## run A
==> flow/design.v (excerpt) <==
module top_module(
    input  wire        clkr,
    input  wire        rst,
    input  wire        rxr,
    input  wire [4:0]  btnr,
    output wire        spr,
    output wire [7:0]  hr,
    output wire [7:0]  mr,
    output wire [4:0]  date,
    output wire [4:0]  month,
    output wire [7:0]  year,
    output wire [6:0]  seg,
    output wire [3:0]  an,
    output wire        dp
);
    reg [4:0] btnr_prev;
    reg [4:0] btnr_sync;
    wire btn_time_edge;
    wire btn_date_edge;
    wire btn_stopwatch;
    wire btn_sw_reset;       
    wire btn_sw_startstop;   
    always @(posedge clkr) begin
        if (rst) begin
            btnr_sync <= 5'b0;
            btnr_prev <= 5'b0;
        end else begin
            btnr_sync <= btnr;
            btnr_prev <= btnr_sync;
        end
    end
    assign btn_time_edge = btnr_sync[0] && !btnr_prev[0];
    assign btn_date_edge = btnr_sync[1] && !btnr_prev[1];
    assign btn_stopwatch = btnr_sync[2];   
    assign btn_sw_reset = btnr_sync[3] && !btnr_prev[3];      
    assign btn_sw_startstop = btnr_sync[4] && !btnr_prev[4];  
    reg tx_start;
    reg [7:0] tx_data;
    wire tx_busy;
    wire tx_out;
    uart_tx #(
        .BAUD_RATE(9600),
        .CLOCK_FREQ(153_600)
    ) uart_tx_inst (
        .clk(clkr),
        .rst(rst),
        .tx_start(tx_start),
        .tx_data(tx_data),
        .tx(tx_out),
        .tx_busy(tx_busy)
    );
    assign spr = tx_out;
    reg [1:0] tx_state;
    localparam TX_IDLE = 0, TX_WAIT_BUSY = 1, TX_WAIT_DONE = 2;
    always @(posedge clkr) begin
        if (rst) begin
            tx_state <= TX_IDLE;
            tx_start <= 0;
        end else
        case(tx_state)
            TX_IDLE: begin
                tx_start <= 0;
  ...
export LEC_CHECK = 0
export ABC_AREA = 1
export CAP_MARGIN = 20
export CORE_MARGIN = 2
export CORE_UTILIZATION = 65
export CTS_CLUSTER_SIZE = 73
export PLACE_DENSITY_LB_ADDON = 0.03
export SETUP_SLACK_MARGIN = 1.51
export SLEW_MARGIN = 20
create_clock -name core_clock -period 5.22 [get_ports {clkr}]
run.sh (not shown) runs the stock make flow with config.mk's settings and CLKGATE_MAP_FILE=.
The flow for run A finished, though final verification flagged setup timing.
Changes in run B relative to run A:
# run A
export LEC_CHECK = 0
export ABC_AREA = 1
export CAP_MARGIN = 20
export CORE_MARGIN = 2
export CORE_UTILIZATION = 65
export CTS_CLUSTER_SIZE = 73
export PLACE_DENSITY_LB_ADDON = 0.03
export SETUP_SLACK_MARGIN = 1.51
export SLEW_MARGIN = 20
create_clock -name core_clock -period 5.22 [get_ports {clkr}]
# run B
export LEC_CHECK = 0
export ABC_AREA = 1
export CAP_MARGIN = 20
export CORE_MARGIN = 2
export CORE_UTILIZATION = 65
export SLEW_MARGIN = 20
create_clock -name core_clock -period 6.97 [get_ports {clkr}]
Notes after the runs:
- Status | run A and run B | clean except run A
- Between run A and run B, the flow reports post-detailed-route wirelength per cell decreasing by a little under 10%.
- Buffers inserted during post-CTS setup optimization was higher in run A than in run B.
- Diff run A -> run B: total negative slack rose by 3690 ps, wire length reported by the detailed router shows a reduction of 14%.
- Min routed metal-1 wirelength across run A and run B: run B
- Total of cells resized after clock tree synthesis: higher on run A
- In run B, the post-placement cell count came out 109 below the value in run A.
- Taking run A as 1.0, run B lands at 0.884 on leakage power.
The inputs of run C differ from those of run B as listed below.
# run B
export LEC_CHECK = 0
export ABC_AREA = 1
export CAP_MARGIN = 20
export CORE_MARGIN = 2
export CORE_UTILIZATION = 65
export SLEW_MARGIN = 20
create_clock -name core_clock -period 6.97 [get_ports {clkr}]
# run C
export LEC_CHECK = 0
export CAP_MARGIN = 20
export CORE_MARGIN = 2
export CORE_UTILIZATION = 66
export SLEW_MARGIN = 20
create_clock -name core_clock -period 8.79 [get_ports {clkr}]
Notes after the runs:
- Run B reached the final stage; the timing, design-rule and antenna checks on its layout passed.
- Run C finished all stages; the layout is clean.
- In the tables for run B and run C, die area reads higher with run C.
- Lower post-cts resize count goes to run C over run B.
- Re total standard cell area after synthesis: run C is 330 µm² up on run B.
- Combinational share of power: run C lower than run B
- Setup slack in run C is larger than in run B.
- Run C — register share of total power 11 points higher, run B as reference
- Looking at average vias per placed instance, run C sits about 12% above run B.
- Run C ends up with a period utilization that is 3.6 points lower than in run B.
- When run C is set beside run B, its routed wire length turns out to be about 3.7% larger.
- Going from run B to run C, sum of routed wire segments on met1 grew by a few percent.
- Lower number of standard cells in the layout, taps in and fillers out was reported by run C, not run B.
[inputs] run D vs run C
# run C
export LEC_CHECK = 0
export CAP_MARGIN = 20
export CORE_MARGIN = 2
export CORE_UTILIZATION = 66
export SLEW_MARGIN = 20
create_clock -name core_clock -period 8.79 [get_ports {clkr}]
# run D
export LEC_CHECK = 0
export ABC_AREA = 1
export CAP_MARGIN = 20
export CORE_MARGIN = 2
export CORE_UTILIZATION = 65
export SLEW_MARGIN = 20
create_clock -name core_clock -period 4.95 [get_ports {clkr}]
Results
- From run C to run D the numbers moved as follows: total length of routed met2 wires rose 24%, synthesized area divided by synthesized cell count fell 1.5 µm², number of H-tree levels about even, share of synthesized cell area in and, or, nand and nor gates rose 6.9 points.
- Comparing run D and run C, the higher number of setup buffers added after CTS was measured on run D.
- Run D: setup slack after placement 1480 ps below run C
- Layout checks on run D: not met. Flow itself completed; violations: setup timing.
- Via count: run D vs run C up 1,783
- Compared with run C, run D shows a higher global-route usage over all layers.
- On total area of sequential cells, run D tracks run C almost exactly.
- As of run D, routed length on met3 had risen by more than half compared to run C.
- Run D vs run C — highest cell delay on the worst timing path dropped 290 ps.
> inputs changed (run D -> run E)
# run D
export LEC_CHECK = 0
export ABC_AREA = 1
export CAP_MARGIN = 20
export CORE_MARGIN = 2
export CORE_UTILIZATION = 65
export SLEW_MARGIN = 20
create_clock -name core_clock -period 4.95 [get_ports {clkr}]
# run E
export LEC_CHECK = 0
export ABC_AREA = 1
export CAP_MARGIN = 20
export CORE_MARGIN = 2
export CORE_UTILIZATION = 65
export CTS_CLUSTER_SIZE = 98
export PLACE_DENSITY_LB_ADDON = 0.03
export SETUP_SLACK_MARGIN = 1.45
export SLEW_MARGIN = 20
create_clock -name core_clock -period 4.95 [get_ports {clkr}]
==> results <==
Capturing instance or port of the critical path = seg[5]: run E; capturing instance or port of the critical path = seg[2]: run D
In run E relative to run D, cell depth of the worst setup path had gone up by a few percent.
Diff run D -> run E: wire length reported by the detailed router decreased 2.0%; area added between synthesis and finish decreased 0.87 points; global-route wire length before repair decreased about 1.5%.
Run E: flow complete, layout not clean; failing: setup timing


top_module again, from the RTL that the note above started with.
clock: 7.82 ns
lec_check: 0
cap_margin: 0
core_margin: 2
core_utilization: 71
cts_cluster_diameter: 357
cts_cluster_size: 50
place_density_lb_addon: 0.0
setup_slack_margin: -0.62
slew_margin: 20
The starting point finished but fails on negative setup slack.
==> next run, changes <==
CAP_MARGIN = 20   (was 0)
CORE_UTILIZATION = 47   (was 71)
CTS_CLUSTER_DIAMETER = default   (was 357)
PLACE_DENSITY_LB_ADDON = default   (was 0.0)
SETUP_SLACK_MARGIN = default   (was -0.62)
TNS_END_PERCENT = 5   (was default)
clock period = 5.55 ns   (was 7.82 ns; I/O delays follow)
The new run produced a layout that fails on negative setup slack; power came out higher by 39%; utilization came out lower by 23 points; global-route usage came out lower by 9.4 points; sequential share of layout area came out lower by 3.0 points; first-iteration DRC count came out lower by 25%; routed wire length came out higher by about 4%; hold slack hardly moves; design area came out higher by 11%; non-clock buffer count came out higher by 137; area after synthesis is unchanged; combinational power came out higher by 48%.
==> next run, changes <==
CORE_UTILIZATION = 70   (was 47)
CTS_CLUSTER_DIAMETER = 357   (was default)
SETUP_SLACK_MARGIN = 1.2   (was default)
TNS_END_PERCENT = default   (was 5)
clock period = 8.85 ns   (was 5.55 ns; I/O delays follow)
=>
- Now the flow completed with no timing, DRC or antenna violations
- wire length fell by a few percent
- final area fell by a little under a tenth
- die size fell by a quarter to a third
- global-route usage rose by 8.6 points
- clock-buffer cell count is unchanged
- worst setup slack improves by 1.9 ns
- synthesized cell count is unchanged
==> next run, changes <==
CORE_UTILIZATION = 40   (was 70)
CTS_CLUSTER_DIAMETER = default   (was 357)
CTS_CLUSTER_SIZE = default   (was 50)
SETUP_SLACK_MARGIN = default   (was 1.2)
clock period = 8.79 ns   (was 8.85 ns; I/O delays follow)
- The new run ran to the end with no violations
- routed wire length increases by 4.1%
- total power is about the same
- cell area barely changes
- non-clock buffer count went down by 5
- clock power decreases by about 1%
- clock-buffer cell count came out higher by 1
- area after synthesis is unchanged
- die size grows by 72%
- utilization falls by 34 points
- sequential share of layout area barely changes
- combinational power barely changes


v40:
top_module again, from the RTL that the note above started with.
Design top_module, start of the top module:
module top_module(
    input  wire        clkr,
    input  wire        rst,
    input  wire        rxr,
    input  wire [4:0]  btnr,
    output wire        spr,
    output wire [7:0]  hr,
    output wire [7:0]  mr,
    output wire [4:0]  date,
    output wire [4:0]  month,
    output wire [7:0]  year,
    output wire [6:0]  seg,
    output wire [3:0]  an,
    output wire        dp
);
clock: 5.03 ns
lec_check: 0
abc_area: 1
cap_margin: 20
core_margin: 2
core_utilization: 66
setup_slack_margin: 1.21
slew_margin: 20
tns_end_percent: 5
Complete run, failing final checks: v40, reason negative setup slack.
Relative to v40, the following input files were edited for v9:
diff --git a/flow/config.mk b/flow/config.mk
--- a/flow/config.mk
+++ b/flow/config.mk
@@ -12 +11,0 @@
-export SETUP_SLACK_MARGIN = 1.21
@@ -14 +12,0 @@
-export TNS_END_PERCENT = 5
==> results <==
v9 ran in full, but the layout does not pass; the checks complain about negative setup slack. v40 → v9: total area of multi-input combinational cells fell by about 1.2%; chip area line of the yosys report stayed essentially flat. Compared to v40, the router laid down less metal wire for v9. The utilization number comes out higher for v40 vs v9. From v40 to v9 the numbers moved as follows: combinational share of power saw an increase, upper clock frequency limit saw little to no change. Area of all placed cells without fillers down 120 sq um in v9 wrt v40. The run showing the smaller relative area of clock buffers and inverters in the final design is v9. v9 against v40: setup slack +0.012 ns, fraction of the yosys area taken by sequential cells was more or less identical, final cycle utilization of the critical path lower.
> inputs changed (v9 -> v10)
diff --git a/flow/config.mk b/flow/config.mk
--- a/flow/config.mk
+++ b/flow/config.mk
@@ -11 +11,3 @@
-export CORE_UTILIZATION = 66
+export CORE_UTILIZATION = 72
+export CTS_CLUSTER_DIAMETER = 396
+export CTS_CLUSTER_SIZE = 100
- Going from v9 to v10, pre-CTS worst setup slack shrank by 0.036 ns; cell area reported after detailed placement lost 0.47%; post-CTS setup-driven buffer insertion count climbed 11; die boundary height down about 4%.
- Changes observed in v10 relative to v9: post-synthesis share of cell area spent on xor and xnor gates essentially unchanged, pre-placement core utilization moved up, floorplan core area -about 9%, total of hold buffers inserted after clock tree synthesis barely changed.
- Of v10 and v9, it is v10 that has the lower placed cell count.
- v10: GRT-0232 in global routing (5_1_grt) -> run aborted
- Clock net sink count: v10 vs v9 identical
- Compare v10 and v9 | area of the die lower: v10
Input-level comparison between v49 and v10:
diff --git a/flow/config.mk b/flow/config.mk
--- a/flow/config.mk
+++ b/flow/config.mk
@@ -12,2 +12 @@
-export CTS_CLUSTER_DIAMETER = 396
-export CTS_CLUSTER_SIZE = 100
+export PLACE_DENSITY = 0.78
==> flow/constraint.sdc <==
create_clock -name core_clock -period 5.7 [get_ports {clkr}]
set_input_delay 1.1400 -clock core_clock [delete_from_list [all_inputs] [get_ports {clkr}]]
set_output_delay 1.1400 -clock core_clock [all_outputs]
set_load 0.01 [all_outputs]
- The flow completed for v49, but it is not clean: the layout still shows negative setup slack.
- Compared with v10, in v49 number of resized instances in the post-cts repair step increased by 10 relative to the old numbers, half-perimeter wire length after detailed placement decreased by 5.4% relative to the old numbers.
- Die area came out exactly the same in v49 and v10.
- As far as quantity of I/O buffers inserted on ports goes, v10 and v49 are indistinguishable; the numbers are identical.
- Area figure in the yosys stat output came out exactly the same in v49 and v10.
- Changes observed in v49 relative to v10: area inside the core boundary flat; post-CTS repair timing setup buffer count down 4; pre-CTS setup slack up 0.36 ns; number of cells in the design after placement down about 4%; final weighted congestion in routability-driven placement flat.
Relative to v49, the following input files were edited for v4:
diff --git a/flow/config.mk b/flow/config.mk
--- a/flow/config.mk
+++ b/flow/config.mk
@@ -8 +7,0 @@
-export ABC_AREA = 1
@@ -11,2 +10 @@
-export CORE_UTILIZATION = 72
-export PLACE_DENSITY = 0.78
+export CORE_UTILIZATION = 59
==> flow/constraint.sdc <==
create_clock -name core_clock -period 5.14 [get_ports {clkr}]
set_input_delay 1.0280 -clock core_clock [delete_from_list [all_inputs] [get_ports {clkr}]]
set_output_delay 1.0280 -clock core_clock [all_outputs]
set_load 0.01 [all_outputs]
[summary]
- Layout checks on v4: not met. Flow itself completed; violations: negative setup slack.
- v4 vs v49, cell with the biggest individual delay on the critical path: o311a_1 vs dfxtp_1
- Sort v49 and v4 by final setup slack of the worst path desc -> top: v4
- v4: per-cell routed wire length about 26% below v49
- | share of synthesized cell area in full adder, half adder and majority cells | v4 vs v49 | ≈ equal |
- Sequential share of layout area, v49 and v4, lower one = v4.
- v4 against v49: final RePlAce weighted congestion climbed 0.0033, slew at the pin with the worst max-slew slack now smaller, wire length went down by 31%.
Edits applied to the flow inputs when going from v4 to v30:
diff --git a/flow/config.mk b/flow/config.mk
--- a/flow/config.mk
+++ b/flow/config.mk
@@ -7,0 +8 @@
+export ABC_AREA = 1
@@ -10 +11,2 @@
-export CORE_UTILIZATION = 59
+export CORE_UTILIZATION = 72
+export PLACE_DENSITY = 0.35
==> flow/constraint.sdc <==
create_clock -name core_clock -period 5.86 [get_ports {clkr}]
set_input_delay 1.1720 -clock core_clock [delete_from_list [all_inputs] [get_ports {clkr}]]
set_output_delay 1.1720 -clock core_clock [all_outputs]
set_load 0.01 [all_outputs]
[summary]
- v30: complete, dirty (negative setup slack)
- Against v4, v30 reports a fraction of the cycle the final worst path needs that is higher.
- When v30 is set beside v4, its initial cell density of the core turns out to be 15 points larger.
- v30 has number of logic stages on the critical path including buffering above what v4 had.
- Taking v4 as the reference point, the sequential power of v30 falls by about 10%.
- v30 ended up with a higher sequential share of layout area than v4 did.
- Wire: v30 routes more than v4
- Share of power burned in combinational logic, v30 and v4, lower one = v4.
- Taking v30 over v4, the routed length per instance ratio works out to 1.08.


top_module again, from the RTL that the note above started with.
Settings: LEC_CHECK=0, CAP_MARGIN=40, CELL_PAD_IN_SITES_GLOBAL_PLACEMENT=2, CORE_ASPECT_RATIO=1.9, CORE_MARGIN=10, CORE_UTILIZATION=40, CTS_CLUSTER_DIAMETER=333, CTS_CLUSTER_SIZE=43, PLACE_DENSITY=0.35, SETUP_SLACK_MARGIN=1.18, SLEW_MARGIN=20, TNS_END_PERCENT=25; clock period 10.0 ns.
The starting point completed without violations.
Rerun with:
- CAP_MARGIN: 40 -> 20
- CORE_ASPECT_RATIO: 1.9 -> not set
- CORE_MARGIN: 10 -> 2
- PLACE_DENSITY: 0.35 -> not set
- SETUP_SLACK_MARGIN: 1.18 -> -0.96
- TNS_END_PERCENT: 25 -> not set
After rerunning: The new run completed without violations; clock power is lower slightly; via count is lower slightly; setup slack loses 0.28 ns; total power fell slightly; critical path depth came out lower by 1; clock skew is higher by 0.0039 ns; die area falls by about a fifth; design area falls slightly; fmax shrinks by a few percent.


## raven
Starting RTL as in the previous note.
// top_module
module top_module(
    input  wire        clkr,
    input  wire        rst,
    input  wire        rxr,
    input  wire [4:0]  btnr,
    output wire        spr,
    output wire [7:0]  hr,
    output wire [7:0]  mr,
    output wire [4:0]  date,
    output wire [4:0]  month,
    output wire [7:0]  year,
    output wire [6:0]  seg,
    output wire [3:0]  an,
    output wire        dp
);
    reg [4:0] btnr_prev;
    reg [4:0] btnr_sync;
    wire btn_time_edge;
    wire btn_date_edge;
    wire btn_stopwatch;
    wire btn_sw_reset;       
    wire btn_sw_startstop;   
    always @(posedge clkr) begin
        if (rst) begin
            btnr_sync <= 5'b0;
            btnr_prev <= 5'b0;
        end else begin
            btnr_sync <= btnr;
            btnr_prev <= btnr_sync;
        end
    end
    assign btn_time_edge = btnr_sync[0] && !btnr_prev[0];
    assign btn_date_edge = btnr_sync[1] && !btnr_prev[1];
    assign btn_stopwatch = btnr_sync[2];   
    assign btn_sw_reset = btnr_sync[3] && !btnr_prev[3];      
    assign btn_sw_startstop = btnr_sync[4] && !btnr_prev[4];  
    reg tx_start;
    reg [7:0] tx_data;
    wire tx_busy;
    wire tx_out;
    uart_tx #(
        .BAUD_RATE(9600),
        .CLOCK_FREQ(153_600)
    ) uart_tx_inst (
        .clk(clkr),
        .rst(rst),
        .tx_start(tx_start),
        .tx_data(tx_data),
        .tx(tx_out),
        .tx_busy(tx_busy)
    );
    assign spr = tx_out;
    reg [1:0] tx_state;
  ...
==> flow/config.mk <==
export PLATFORM = sky130hd
export DESIGN_NAME = top_module
export DESIGN_NICKNAME = top_module
export VERILOG_FILES = /design/flow/design.v
export SDC_FILE = /design/flow/constraint.sdc
export NUM_CORES = 4
export LEC_CHECK = 0
export CAP_MARGIN = 20
export CELL_PAD_IN_SITES_DETAIL_PLACEMENT = 0
export CELL_PAD_IN_SITES_GLOBAL_PLACEMENT = 0
export CORE_MARGIN = 7
export CORE_UTILIZATION = 71
export PLACE_DENSITY_LB_ADDON = 0.24
export SLEW_MARGIN = 0
==> flow/constraint.sdc <==
create_clock -name core_clock -period 14.2 [get_ports {clkr}]
set_input_delay 2.8400 -clock core_clock [delete_from_list [all_inputs] [get_ports {clkr}]]
set_output_delay 2.8400 -clock core_clock [all_outputs]
set_load 0.01 [all_outputs]
Inputs modified between raven and cedar:
- clearing PLACE_DENSITY_LB_ADDON, which used to be 0.24
- putting ABC_AREA at 1 where nothing was set
- swapping 71 for 65 in CORE_UTILIZATION
- swapping 0 for 20 in SLEW_MARGIN
- swapping 7 for 2 in CORE_MARGIN
- clearing CELL_PAD_IN_SITES_GLOBAL_PLACEMENT, which used to be 0
- clearing CELL_PAD_IN_SITES_DETAIL_PLACEMENT, which used to be 0
- swapping 14.2 for 4.92 in the clock period (ns, I/O delays scaled along)
Notes after the runs:
cedar had finished all stages when the layout checks came back failing, citing setup timing.
raven has completed all stages; timing, DRC and antenna checks passed.
cedar vs raven — multi-input combinational cell area dropped 480 sq um.
Compared with raven, in cedar internal reg-to-reg setup slack dropped 9.41 ns, fraction of power spent switching nets climbed 11 points, areal power density over the cells climbed 270%, yosys stat chip area dropped about 3.2%, fraction of the core area covered by cells at the end of the flow climbed 4.1 points.
Input changes introduced in indigo (baseline for comparison: cedar):
- setting CTS_CLUSTER_SIZE to 73 for the first time
- changing the clock period (ns, I/O delays scaled along) from 4.92 to 5.22
--- outcome ---
Layout checks on indigo: not met. Flow itself completed; violations: setup timing. indigo — layout overhead on the synthesized area 1.9 points lower, cedar as reference. Run comparison: indigo critical-path cell with the highest stage delay sky130_fd_sc_hd__dfxtp_2; cedar critical-path cell with the highest stage delay sky130_fd_sc_hd__dfxtp_4. The worst setup slack in indigo was higher than what cedar gave. indigo vs cedar on cell area power density: indigo is the lower one.
Power and IR drop assume default switching activity.
